Setup of garnet:
==> flow/design.v (excerpt) <==
module adc_3008(clk, rst, cs, mosi, sck, miso, start, seg0, seg1, seg2, seg3, seg4, seg5);
Settings: LEC_CHECK=0, ABC_AREA=1, CAP_MARGIN=0, CORE_MARGIN=2, CORE_UTILIZATION=55, CTS_CLUSTER_DIAMETER=288, CTS_CLUSTER_SIZE=93, HOLD_SLACK_MARGIN=-0.1, SLEW_MARGIN=20, TNS_END_PERCENT=15; clock period 20.0 ns.
run.sh (not shown) runs the stock make flow with config.mk's settings and CLKGATE_MAP_FILE=.
garnet closes out successfully: all stages finished, all timing, DRC and antenna checks passed.
Here is what was changed in the inputs of pepper compared with garnet.
- changing HOLD_SLACK_MARGIN from -0.1 to 0.18
- removing ABC_AREA (formerly 1)
- changing CORE_UTILIZATION from 55 to 40
- removing TNS_END_PERCENT (formerly 15)
- setting GPL_TIMING_DRIVEN to 0 for the first time
- changing CAP_MARGIN from 0 to 20
- setting CORE_ASPECT_RATIO to 0.59 for the first time
- removing CTS_CLUSTER_DIAMETER (formerly 288)
- removing CTS_CLUSTER_SIZE (formerly 93)
### Flow results
pepper: flow completed, timing, DRC and antenna clean. Compared with garnet, in pepper horizontal die dimension saw an increase, routed wire length climbed about 20%, post-route clock period utilization moved up. The area used by multi-input combinational logic in pepper sits 670 µm² above the value recorded for garnet. Of the two values seen for most utilized layer in the global route result, met1 was produced by pepper and met2 by garnet. Detailed-router iteration count before antenna repair was higher in garnet than in pepper. Sort garnet and pepper by largest net degree at the start of global routing desc -> top: pepper. Between garnet and pepper, the post-route cell area is higher for pepper.

## v6
Starting RTL as in the previous note.
## adc_3008
module adc_3008(clk, rst, cs, mosi, sck, miso, start, seg0, seg1, seg2, seg3, seg4, seg5);
Settings: LEC_CHECK=0, ABC_AREA=1, CAP_MARGIN=20, CORE_MARGIN=2, CORE_UTILIZATION=72, CTS_CLUSTER_DIAMETER=400, CTS_CLUSTER_SIZE=100, SLEW_MARGIN=20; clock period 7.6 ns.
Flow for v6 halted at global routing (5_1_grt), error code GRT-0232.
## Diff of input files: v7 against v6
# v6
export LEC_CHECK = 0
export ABC_AREA = 1
export CAP_MARGIN = 20
export CORE_MARGIN = 2
export CORE_UTILIZATION = 72
export CTS_CLUSTER_DIAMETER = 400
export CTS_CLUSTER_SIZE = 100
export SLEW_MARGIN = 20
create_clock -name core_clock -period 7.6 [get_ports {clk}]
# v7
export LEC_CHECK = 0
export ABC_AREA = 1
export CAP_MARGIN = 20
export CORE_MARGIN = 2
export CORE_UTILIZATION = 64
export SLEW_MARGIN = 20
create_clock -name core_clock -period 7.6 [get_ports {clk}]
Notes after the runs:
The final report for v7 shows a completed flow and a layout that fails verification, specifically negative setup slack. Between v7 and v6, the difference in post-detailed-placement cell area is negligible. Portion of the post-synthesis area used by sequential elements of v6 is on par with v7. NOTE: placed cell count in v7 exceeds that of v6. Min number of core rows across v7 and v6: v6. Going from v6 to v7, placer's final routability congestion estimate went down, total CTS buffers about even, total cell area reported by yosys after synthesis roughly the same. Per the comparison of v7 with v6, horizontal die dimension increased by 5.9% relative to the old numbers; floorplan-stage core utilization decreased by 8.1 points relative to the old numbers; number of buffers inserted by post-CTS setup repair decreased by 6 relative to the old numbers; area of the die increased by about 12% relative to the old numbers.

adc_3008 again, from the RTL that the note above started with.
Settings: LEC_CHECK=0, ABC_AREA=1, CAP_MARGIN=20, CORE_ASPECT_RATIO=1.05, CORE_MARGIN=2, CORE_UTILIZATION=72, CTS_CLUSTER_DIAMETER=222, CTS_CLUSTER_SIZE=72, PLACE_DENSITY=0.66, SLEW_MARGIN=20; clock period 9.53 ns.
The first run completed, yet does not pass: negative setup slack.
Next try:
Settings changed: ABC_AREA 1 to unset, CORE_ASPECT_RATIO 1.05 to unset, CORE_UTILIZATION 72 to 40, CTS_CLUSTER_DIAMETER 222 to unset, CTS_CLUSTER_SIZE 72 to unset, PLACE_DENSITY 0.66 to unset.
Clock period 9.53 ns to 20.0 ns, I/O delays scaled along.
The new run went through all stages and came out clean.
Worst hold slack loses 0.046 ns.
Synthesized area goes up slightly.
Design area goes down by roughly a tenth.
Die size goes up by well over a third.
Register-to-register slack gains 9.2 ns.
Worst setup slack gains 9.2 ns.
Total power goes down by well over a third.
Via count goes down by a quarter to a third.
Clock-buffer cell count goes up by 2.
Next try:
Settings changed: CORE_ASPECT_RATIO set to 1.88, CORE_UTILIZATION 40 to 44, CTS_CLUSTER_DIAMETER set to 228, CTS_CLUSTER_SIZE set to 95, TNS_END_PERCENT set to 100.
The new run finished with timing, DRC and antenna clean.
Non-clock buffer count stays the same.
Clock skew decreases by 0.0058 ns.
Via count increases by a few percent.
Die area decreases by a little under a tenth.
Worst setup slack got worse by 0.40 ns.
Critical path depth does not change.
Next try:
Settings changed: ABC_AREA set to 1, CORE_ASPECT_RATIO 1.88 to 1.05, CTS_CLUSTER_DIAMETER 228 to 223, TNS_END_PERCENT 100 to 25.
The changed run passed the timing, design-rule and antenna checks.
Non-clock buffer count falls by 3.
Cell area came out higher by 0.67%.
Die area went down by 0.69%.
Utilization increases by 0.24 points.
Power goes down by 0.76%.
Synthesized area went down by 0.48%.
Wire length went down by 17%.
Global-route usage is lower by 3.1 points.
Worst setup slack is better by 2.2 ns.
Flip-flop count does not change.
Combinational power climbs by 17%.

adc_3008 again, from the RTL that the note above started with.
// adc_3008
module adc_3008(clk, rst, cs, mosi, sck, miso, start, seg0, seg1, seg2, seg3, seg4, seg5); 
input clk, rst;
input miso;
input start;
output reg cs;
output reg mosi, sck;
output [7:0] seg0, seg1, seg2, seg3, seg4, seg5;
reg [2:0] state;     
reg [7:0] cnt_clk;   
reg [4:0] cnt_sck;   
reg [3:0] cnt_bit;   
reg [2:0] cnt_byte; 
reg rd_sig;          
reg [10:0] data_reg; 
reg [9:0] data_out;  
reg send_data_sig;   
reg [31:0] cnt;      
reg start_sig;       
wire [3:0] unit;
wire [3:0] ten; 
wire [3:0] hun; 
wire [3:0] thou; 
wire [3:0] ten_thou;
wire [3:0] hun_thou;
wire [19:0] data_bcd;
wire [19:0] data_bcd_vol;
assign data_bcd = {10'b0, data_out};
assign data_bcd_vol = (data_bcd*20'd479)/20'd1023;
parameter [2:0] INTIAL = 3'd0,
                WAIT_START = 3'd1,
                WRITE = 3'd2,
		READ = 3'd3,
		WAIT_END = 3'd4,
		END = 3'd5;
parameter WR_IN = 11'b000001_10010;
parameter cnt_clk_max = 8'd219;
parameter cnt_max = 32'd1_999;
always@(posedge clk or posedge rst)
if (rst)
cnt <= 32'd0;
else if (cnt == cnt_max)
cnt <= 32'd0;
else if (start == 1'b1)
cnt <= cnt + 1'b1;
always@(posedge clk or posedge rst)
if (rst)
start_sig <= 1'b0;
else if (start == 1'b1 && cnt == cnt_max)  
start_sig <= 1'b1;
else 
start_sig <= 1'b0;
always@(posedge clk or posedge rst)
if (rst)
state <= INTIAL;
else 
case(state)
INTIAL: if (start_sig == 1'b1)
        state <= WAIT_START;
		  else 
  ...
Settings: LEC_CHECK=0, ABC_AREA=1, CAP_MARGIN=20, CORE_MARGIN=2, CORE_UTILIZATION=72, CTS_CLUSTER_DIAMETER=87, PLACE_DENSITY_LB_ADDON=0.28, SETUP_SLACK_MARGIN=3.18, SLEW_MARGIN=20; clock period 11.4 ns.
The starting point died in global routing (5_1_grt).
==> next run, changes <==
ABC_AREA = unset   (was 1)
CTS_CLUSTER_DIAMETER = unset   (was 87)
SETUP_SLACK_MARGIN = 1.18   (was 3.18)
After rerunning:
- This time the run finished with setup timing left
- die size goes up by 0.47%
- area after synthesis climbs by 0.48%
- synthesized cell count falls by 17%
==> next run, changes <==
PLACE_DENSITY_LB_ADDON = 0.01   (was 0.28)
SETUP_SLACK_MARGIN = 3.56   (was 1.18)
clock period = 12.8 ns   (was 11.4 ns; I/O delays follow)
=> This time the run produced a clean layout; die area is unchanged; setup slack gets better by 1800 ps; first-iteration DRC count fell by 8.8%; clock power went down by about 2%; power is lower by 7.2%; area after synthesis is unchanged; sequential share of layout area climbs by 0.11 points; flip-flop count stays the same; worst hold slack got worse by 11 ps; cell count hardly moves.
==> next run, changes <==
CORE_UTILIZATION = 40   (was 72)
PLACE_DENSITY_LB_ADDON = unset   (was 0.01)
SETUP_SLACK_MARGIN = 0.98   (was 3.56)
clock period = 12.6 ns   (was 12.8 ns; I/O delays follow)
Outcome: The changed run produced a clean layout; critical path depth shrinks by 11; cell area shrinks by 5.4%; setup slack improves by 280 ps.
==> next run, changes <==
ABC_AREA = 1   (was unset)
CORE_UTILIZATION = 71   (was 40)
SETUP_SLACK_MARGIN = unset   (was 0.98)
clock period = 31.8 ns   (was 12.6 ns; I/O delays follow)
Outcome: Sequential share of layout area went up by 1.5 points. Worst setup slack improves by 20000 ps. Clock power shrinks by 58%. Core utilization rises by 33 points. Area after synthesis is lower by 0.48%. Clock-buffer cell count climbs by 1.
==> next run, changes <==
ABC_AREA = unset   (was 1)
CORE_UTILIZATION = 40   (was 71)
clock period = 12.6 ns   (was 31.8 ns; I/O delays follow)
=> The changed run produced a clean layout; final cell count fell by a little under a tenth; power is higher by well over a third; worst hold slack loses 19 ps; first-iteration DRC count is lower by about a fifth; routed wire length decreases slightly.

adc_3008 again, from the RTL that the note above started with.
Settings: LEC_CHECK=0, ABC_AREA=1, CAP_MARGIN=20, CORE_MARGIN=2, CORE_UTILIZATION=72, CTS_CLUSTER_DIAMETER=28, CTS_CLUSTER_SIZE=15, GPL_ROUTABILITY_DRIVEN=0, MAX_ROUTING_LAYER=met4, PLACE_DENSITY_LB_ADDON=0.01, SETUP_SLACK_MARGIN=0.65, SLEW_MARGIN=20; clock period 10.1 ns.
The baseline produced a layout that fails on setup timing.
Rerun with:
ABC_AREA = default   (was 1)
CORE_UTILIZATION = 9   (was 72)
CTS_CLUSTER_DIAMETER = default   (was 28)
CTS_CLUSTER_SIZE = default   (was 15)
GPL_ROUTABILITY_DRIVEN = default   (was 0)
MAX_ROUTING_LAYER = default   (was met4)
PLACE_DENSITY_LB_ADDON = default   (was 0.01)
SETUP_SLACK_MARGIN = default   (was 0.65)
clock period = 31.8 ns   (was 10.1 ns; I/O delays follow)
With this change the flow completed without violations.
Cell area grows by a few percent.
Synthesized area rose slightly.
Clock skew came out higher by 8.2 ps.
Sequential power drops by well over a third.
Global-route usage decreases by 30 points.
Via count fell by about a fifth.
Non-clock buffer count fell by 70.
Total power drops by well over a third.
Clock power is lower by well over a third.
Rerun with:
CORE_UTILIZATION = 67   (was 9)
CTS_CLUSTER_SIZE = 26   (was default)
clock period = 12.8 ns   (was 31.8 ns; I/O delays follow)
Effect: The changed run completed with no timing, DRC or antenna violations. Setup slack degrades by 19000 ps. Wire length goes down by 3.8%. Final area is lower by 12%. Non-clock buffer count came out higher by 2. Utilization rose by 63 points. Global-route usage rises by 26 points. Synthesized area stays the same. Total power increases by 140%. Sequential power rises by 150%.
Rerun with:
CORE_UTILIZATION = 36   (was 67)
CTS_CLUSTER_SIZE = default   (was 26)
clock period = 12.6 ns   (was 12.8 ns; I/O delays follow)
Outcome:
- die area went up by 83%
- cell area went up by 2.5%
- worst hold slack got worse by 19 ps
- non-clock buffer count went up by 7
- maximum frequency went up by 1.0%
- via count went down by 2.4%
- setup slack got worse by 78 ps
- total power went up by 4.0%
- synthesized cell count stays the same
Rerun with:
CORE_UTILIZATION = 66   (was 36)
clock period = 9.05 ns   (was 12.6 ns; I/O delays follow)
This time the run completed, yet does not pass: setup timing.
Setup slack loses 2400 ps.
Final area came out higher by about a fifth.
Sequential share of layout area falls by 3.9 points.
Non-clock buffer count rises by 327.
Final cell count came out higher by a few percent.
Combinational power grows by well over a third.
Routed wire length rises by a quarter to a third.
Power and IR drop assume default switching activity.
